the previous run:
==> flow/design.v (excerpt) <==
module LSTM(clk, Of, En, Ci, Cip, In, Ui, Uf, Uk, Uo, Wi, Wk, Wf, Wo, Vo, Bi, Bo, Bf, Bk, PrevH, Cout, Hout);
 input clk, En, Cip; 
 input [7:0] In, Ci, Ui, Uf, Uk;
 input [7:0] Uo, Wi, Wk, Wf, Wo;
 input [7:0] Vo, Bi, Bo, Bf, Bk;
 input [7:0]           PrevH;
 output [7:0] Cout, Hout;
 output Of;
 wire [7:0] m1, m2, m3, m4;
 wire [7:0] m5, m7, m8;
 wire [7:0] m9, m10, m11, m12;
 wire [7:0] m13, m14, m15, m16;
 wire [7:0] i1, f1, k1, o1;
 wire [7:0] It, Ft, Kt, t1;
 wire [10:0] Cin;
 mult8 ins1(m1, In, Wi); 
 mult8 ins2(m2, PrevH, Ui);
 FA8   ins3(m1, m2, m3, Cip, Cin[0]);
 FA8   ins4(m3, Bi, i1,Cin[0], Cin[1]);
 SigmoidROM sg1(It, i1, clk, En);
 mult8 ins5(m4, In, Wf); 
 mult8 ins6(t1, In, Wf);
 FA8   ins7(t1, m4, m5, Cin[1], Cin[2]);
 FA8   ins8(t1, Bi, f1, Cin[2], Cin[3]);
 SigmoidROM sg2(Ft, f1, clk, En);
 mult8 ins9(m7, In, Wk); 
 mult8 ins10(m8, PrevH, Uk);
  ...
Size in the first run: about 150 I/O pins.
clock: 36.8 ns
lec_check: 0
cap_margin: 20
core_margin: 2
core_utilization: 71
cts_cluster_size: 33
max_routing_layer: met4
slew_margin: 20
tns_end_percent: 5
run.sh (not shown) runs the stock make flow with config.mk's settings and CLKGATE_MAP_FILE=.
What the final checks of the previous run revealed, after a flow that finished every stage, was a layout that fails on setup timing.
The following lists how the current run was set up differently from the previous run:
diff --git a/flow/config.mk b/flow/config.mk
--- a/flow/config.mk
+++ b/flow/config.mk
@@ -10,3 +10 @@
-export CORE_UTILIZATION = 71
-export CTS_CLUSTER_SIZE = 33
-export MAX_ROUTING_LAYER = met4
+export CORE_UTILIZATION = 40
@@ -14 +11,0 @@
-export TNS_END_PERCENT = 5
==> flow/constraint.sdc <==
create_clock -name core_clock -period 45.0 [get_ports {clk}]
set_input_delay 9.0000 -clock core_clock [delete_from_list [all_inputs] [get_ports {clk}]]
set_output_delay 9.0000 -clock core_clock [all_outputs]
set_load 0.01 [all_outputs]
--- outcome ---
The current run did not stop at any stage, and its layout met the timing, design-rule and antenna checks. Fraction of area in registers of the previous run is on par with the current run. Measured against the previous run, the post-layout instance count excluding filler cells of the current run comes out at 1.09 times the reference value. Re layout clock buffer count: the current run is 3 up on the previous run. Setup slack after layout: the current run better than the previous run. Reported for the previous run and the current run, buffer depth of the longest clock path turned out identical to the last digit. Against the previous run as the reference, the current run delivers a lower design area.

* * *

Starting RTL as in the previous note.
Settings: LEC_CHECK=0, ABC_AREA=1, CAP_MARGIN=35, CORE_ASPECT_RATIO=0.5, CORE_MARGIN=2, CORE_UTILIZATION=72, CTS_CLUSTER_DIAMETER=346, CTS_CLUSTER_SIZE=97, HOLD_SLACK_MARGIN=0.29, PLACE_DENSITY=0.37, SETUP_SLACK_MARGIN=-2.0, SLEW_MARGIN=20, TNS_END_PERCENT=15; clock period 24.9 ns.
The starting point finished but fails on negative setup slack.
Change:
Settings changed: CAP_MARGIN 35 to 20, CORE_ASPECT_RATIO 0.5 to not set, CORE_UTILIZATION 72 to 68, CTS_CLUSTER_DIAMETER 346 to not set, CTS_CLUSTER_SIZE 97 to not set, HOLD_SLACK_MARGIN 0.29 to not set, PLACE_DENSITY 0.37 to not set, SETUP_SLACK_MARGIN -2.0 to not set, TNS_END_PERCENT 15 to not set.
Clock period 24.9 ns to 34.6 ns, I/O delays scaled along.
- The new run completed, yet does not pass: negative setup slack
- final cell count climbs by 0.70%
- hold slack gets worse by 0.049 ns
- register-to-register slack gets better by 9.8 ns
- worst setup slack gets better by 5.5 ns
- global-route usage drops by 3.1 points
- clock-buffer cell count drops by 1
- non-clock buffer count climbs by 3
Change:
Settings changed: ABC_AREA 1 to not set, CORE_UTILIZATION 68 to 40, SETUP_SLACK_MARGIN set to 2.05.
Clock period 34.6 ns to 44.2 ns, I/O delays scaled along.
This time the run went through all stages and came out clean.
Non-clock buffer count decreases by 107.
Worst setup slack gains 5.7 ns.
Via count fell by about 22%.
Change:
Settings changed: CORE_UTILIZATION 40 to 60, SETUP_SLACK_MARGIN 2.05 to not set.
Clock period 44.2 ns to 20.1 ns, I/O delays scaled along.
- This time the run finished but fails on negative setup slack
- clock-buffer cell count is higher by 1
- worst setup slack degrades by 14 ns
- wire length is lower by 1.2%
- hold slack improves by 0.034 ns
- final area rises by 3.5%
- cell count goes down by 3.5%
